==> flow/design.v <==
module cordic_magphase #(
    parameter integer INPUT_WIDTH      = 16,
    parameter integer INT_WIDTH        = 32,
    parameter integer ITERATIONS       = 32,
    parameter integer GAIN_FRAC_BITS   = 28,
    parameter integer OUTPUT_FRAC_BITS = 14
) (
    input  wire                          clk,
    input  wire                          rst_n,
    input  wire                          start,
    input  wire signed [INPUT_WIDTH-1:0] x_in,
    input  wire signed [INPUT_WIDTH-1:0] y_in,
    output reg                           busy,
    output reg                           done,
    output reg  signed [INT_WIDTH-1:0]   magnitude,
    output reg  signed [INT_WIDTH-1:0]   phase
);
    localparam IDLE         = 2'd0;
    localparam ITERATE      = 2'd1;
    localparam POST_PROCESS = 2'd2;
    localparam DONE_STATE   = 2'd3;
    reg [1:0] state, state_next;
    reg signed [INT_WIDTH-1:0] x_reg, y_reg, x_next, y_next;
    reg signed [INT_WIDTH-1:0] z_reg, z_next;
    reg [5:0]                  iter_cnt, iter_cnt_next;
    reg signed [1:0] pi_correction, pi_correction_next;  
    localparam [31:0] PI_CONST32    = 32'h3243F6A8;  
    localparam [31:0] TWOPI_CONST32 = 32'h6487ED51;  
    localparam [31:0] K_INV32       = 32'd162600000;
    localparam signed [INT_WIDTH-1:0] PI_CONST    = {{(INT_WIDTH-32){PI_CONST32[31]}}, PI_CONST32};
    localparam signed [INT_WIDTH-1:0] TWOPI_CONST = {{(INT_WIDTH-32){TWOPI_CONST32[31]}}, TWOPI_CONST32};
    localparam signed [INT_WIDTH-1:0] K_INV       = {{(INT_WIDTH-32){K_INV32[31]}}, K_INV32};
    function signed [31:0] atan_lut;
        input [4:0] idx;
        begin
            case (idx)
                4'd0:  atan_lut = 32'sh0C90FDAA;
                4'd1:  atan_lut = 32'sh076B19C1;
                4'd2:  atan_lut = 32'sh03EB6EBF;
                4'd3:  atan_lut = 32'sh01FD5BA9;
                4'd4:  atan_lut = 32'sh00FFAAE0;
                4'd5:  atan_lut = 32'sh007FF55B;
                4'd6:  atan_lut = 32'sh003FFEA8;
                4'd7:  atan_lut = 32'sh001FFFDA;
                4'd8:  atan_lut = 32'sh000FFFEF;
                4'd9:  atan_lut = 32'sh0007FFFF;
                4'd10: atan_lut = 32'sh0003FFFF;
                4'd11: atan_lut = 32'sh0001FFFF;
                4'd12: atan_lut = 32'sh0000FFFF;
                4'd13: atan_lut = 32'sh00007FFF;
                4'd14: atan_lut = 32'sh00003FFF;
                4'd15: atan_lut = 32'sh00001FFF;  
                5'd16: atan_lut = 32'sh00000FFF;  
                5'd17: atan_lut = 32'sh000007FF;  
                5'd18: atan_lut = 32'sh000003FF;  
                5'd19: atan_lut = 32'sh000001FF;  
                5'd20: atan_lut = 32'sh000000FF;  
                5'd21: atan_lut = 32'sh0000007F;  
                5'd22: atan_lut = 32'sh0000003F;  
                5'd23: atan_lut = 32'sh0000001F;  
                5'd24: atan_lut = 32'sh0000000F;  
                5'd25: atan_lut = 32'sh00000007;  
                5'd26: atan_lut = 32'sh00000003;  
                5'd27: atan_lut = 32'sh00000001;  
                default: atan_lut = 32'sh00000000;  
            endcase
        end
    endfunction
    wire signed [47:0] mag_prod = x_reg * K_INV;  
    wire signed [INT_WIDTH-1:0] mag_corr = mag_prod >>> GAIN_FRAC_BITS;
    reg  signed [INT_WIDTH-1:0] phase_tmp;
    always @(posedge clk or negedge rst_n) begin
        if (!rst_n) begin
            state     <= IDLE;
            busy      <= 1'b0;
            done      <= 1'b0;
            x_reg     <= 0;
            y_reg     <= 0;
            z_reg     <= 0;
            iter_cnt  <= 0;
            magnitude <= 0;
            phase     <= 0;
            pi_correction <= 2'sd0;
        end else begin
            state    <= state_next;
            x_reg    <= x_next;
            y_reg    <= y_next;
            z_reg    <= z_next;
            iter_cnt <= iter_cnt_next;
            pi_correction <= pi_correction_next;
            busy     <= (state_next != IDLE) && (state_next != DONE_STATE);
            done     <= (state_next == DONE_STATE);
            if (state_next == DONE_STATE) begin
                magnitude <= ((mag_corr < 0) ? -mag_corr : mag_corr) << OUTPUT_FRAC_BITS;
                case (pi_correction)
                    -2'sd1: phase_tmp = z_next - PI_CONST;
                    2'sd0:  phase_tmp = z_next;
                    default: phase_tmp = z_next + PI_CONST;
                endcase
                if (phase_tmp > PI_CONST)
                    phase_tmp = phase_tmp - TWOPI_CONST;
                else if (phase_tmp < -PI_CONST)
                    phase_tmp = phase_tmp + TWOPI_CONST;
                phase <= phase_tmp;
            end
        end
    end
    always @* begin
        state_next          = state;
        x_next              = x_reg;
        y_next              = y_reg;
        z_next              = z_reg;
        iter_cnt_next       = iter_cnt;
        pi_correction_next  = pi_correction;
        case (state)
            IDLE, DONE_STATE: begin
                if (start) begin
                    x_next = {{(INT_WIDTH-INPUT_WIDTH){x_in[INPUT_WIDTH-1]}}, x_in};
                    y_next = {{(INT_WIDTH-INPUT_WIDTH){y_in[INPUT_WIDTH-1]}}, y_in};
                    if (x_next < 0) begin
                        x_next = -x_next;
                        y_next = -y_next;
                        pi_correction_next = (y_next >= 0) ? 2'sd1 : -2'sd1;
                    end else begin
                        pi_correction_next = 2'sd0;
                    end
                    z_next        = 0;
                    iter_cnt_next = 0;
                    state_next    = ITERATE;
                end else begin
                    state_next    = IDLE;
                end
            end
            ITERATE: begin
                if (iter_cnt < ITERATIONS) begin
                    if (y_reg >= 0) begin
                        x_next = x_reg + (y_reg >>> iter_cnt);
                        y_next = y_reg - (x_reg >>> iter_cnt);
                        z_next = z_reg + atan_lut(iter_cnt[4:0]);
                    end else begin
                        x_next = x_reg - (y_reg >>> iter_cnt);
                        y_next = y_reg + (x_reg >>> iter_cnt);
                        z_next = z_reg - atan_lut(iter_cnt[4:0]);
                    end
                    iter_cnt_next = iter_cnt + 1'b1;
                    if (iter_cnt == ITERATIONS-1)
                        state_next = POST_PROCESS;
                end else begin
                    state_next = POST_PROCESS;
                end
            end
            POST_PROCESS: begin
                state_next = DONE_STATE;
            end
            default: state_next = IDLE;
        endcase
    end
endmodule
make LEC_CHECK=0 ABC_AREA=1 CAP_MARGIN=20 CELL_PAD_IN_SITES_DETAIL_PLACEMENT=0 CELL_PAD_IN_SITES_GLOBAL_PLACEMENT=2 CORE_ASPECT_RATIO=1.42 CORE_MARGIN=10 CORE_UTILIZATION=39 CTS_CLUSTER_DIAMETER=304 CTS_CLUSTER_SIZE=98 GPL_ROUTABILITY_DRIVEN=0 GPL_TIMING_DRIVEN=0 HOLD_SLACK_MARGIN=0.25 PLACE_DENSITY=0.38 SETUP_SLACK_MARGIN=-0.64 SLEW_MARGIN=20 TNS_END_PERCENT=15 finish   # period 6.44 ns
run.sh (not shown) runs the stock make flow with config.mk's settings and CLKGATE_MAP_FILE=.
The starting point completed, yet does not pass: setup timing.
Edit:
- ABC_AREA: 1 -> unset
- CELL_PAD_IN_SITES_DETAIL_PLACEMENT: 0 -> unset
- CELL_PAD_IN_SITES_GLOBAL_PLACEMENT: 2 -> unset
- CORE_ASPECT_RATIO: 1.42 -> unset
- CORE_MARGIN: 10 -> 2
- CORE_UTILIZATION: 39 -> 27
- CTS_CLUSTER_DIAMETER: 304 -> unset
- CTS_CLUSTER_SIZE: 98 -> unset
- GPL_ROUTABILITY_DRIVEN: 0 -> unset
- GPL_TIMING_DRIVEN: 0 -> unset
- HOLD_SLACK_MARGIN: 0.25 -> unset
- PLACE_DENSITY: 0.38 -> unset
- SETUP_SLACK_MARGIN: -0.64 -> unset
- TNS_END_PERCENT: 15 -> unset
- clock period: 6.44 -> 10.7 ns (I/O delays scaled with it)
The new run finished with timing, DRC and antenna clean.
Via count shrinks by about 21%.
Synthesized area went down by about 9%.
First-iteration DRC count went up by about 3%.
Routed wire length shrinks by 30%.
Worst setup slack improves by 2.5 ns.
Design area falls by about 14%.
Edit:
- ABC_AREA: unset -> 1
- CORE_UTILIZATION: 27 -> 68
- CTS_CLUSTER_DIAMETER: unset -> 352
- CTS_CLUSTER_SIZE: unset -> 100
- clock period: 10.7 -> 18.8 ns (I/O delays scaled with it)
The changed run completed with no timing, DRC or antenna violations.
Wire length goes up by 6.9%.
First-iteration DRC count is higher by 60%.
Final area came out higher by 4.1%.
Die area drops by 56%.
Maximum frequency shrinks by 4.4%.
Via count is higher by 25%.
Worst hold slack gets worse by 0.021 ns.
Global-route usage came out higher by 24 points.
Register-to-register slack improves by 7.7 ns.
Clock-buffer cell count went up by 2.
Edit:
- ABC_AREA: 1 -> unset
- CELL_PAD_IN_SITES_GLOBAL_PLACEMENT: unset -> 3
- CORE_UTILIZATION: 68 -> 40
- CTS_CLUSTER_DIAMETER: 352 -> unset
- CTS_CLUSTER_SIZE: 100 -> 88
- MAX_ROUTING_LAYER: unset -> met4
- clock period: 18.8 -> 20.0 ns (I/O delays scaled with it)
What happened: Final area is lower by 6.0%; utilization is lower by 29 points; register-to-register slack gains 0.18 ns; sequential share of layout area is higher by 0.78 points.

========
// cordic_magphase: RTL as listed in full above, without the edits since
Settings: LEC_CHECK=0, ABC_AREA=1, CAP_MARGIN=20, CELL_PAD_IN_SITES_DETAIL_PLACEMENT=0, CELL_PAD_IN_SITES_GLOBAL_PLACEMENT=0, CORE_ASPECT_RATIO=0.85, CORE_MARGIN=2, CORE_UTILIZATION=72, CTS_CLUSTER_DIAMETER=170, HOLD_SLACK_MARGIN=-0.1, PLACE_DENSITY=0.69, SLEW_MARGIN=20; clock period 5.94 ns.
The starting point aborted during 5_1_grt on GRT-0116.
Then changed:
ABC_AREA = unset   (was 1)
CELL_PAD_IN_SITES_DETAIL_PLACEMENT = unset   (was 0)
CELL_PAD_IN_SITES_GLOBAL_PLACEMENT = unset   (was 0)
CORE_ASPECT_RATIO = unset   (was 0.85)
CORE_UTILIZATION = 40   (was 72)
CTS_CLUSTER_DIAMETER = unset   (was 170)
HOLD_SLACK_MARGIN = unset   (was -0.1)
PLACE_DENSITY = unset   (was 0.69)
clock period = 10.7 ns   (was 5.94 ns; I/O delays follow)
Effect: Now the flow completed with no timing, DRC or antenna violations; die area is higher by 63%; synthesized area is lower by 8.5%; synthesized cell count is lower by 29%.
Then changed:
CORE_UTILIZATION = 72   (was 40)
CTS_CLUSTER_DIAMETER = 199   (was unset)
CTS_CLUSTER_SIZE = 28   (was unset)
MAX_ROUTING_LAYER = met4   (was unset)
clock period = 15.2 ns   (was 10.7 ns; I/O delays follow)
Synthesized area stays the same.
First-iteration DRC count is higher by 110%.
Routed wire length increases by 11%.
Global-route usage rose by 24 points.
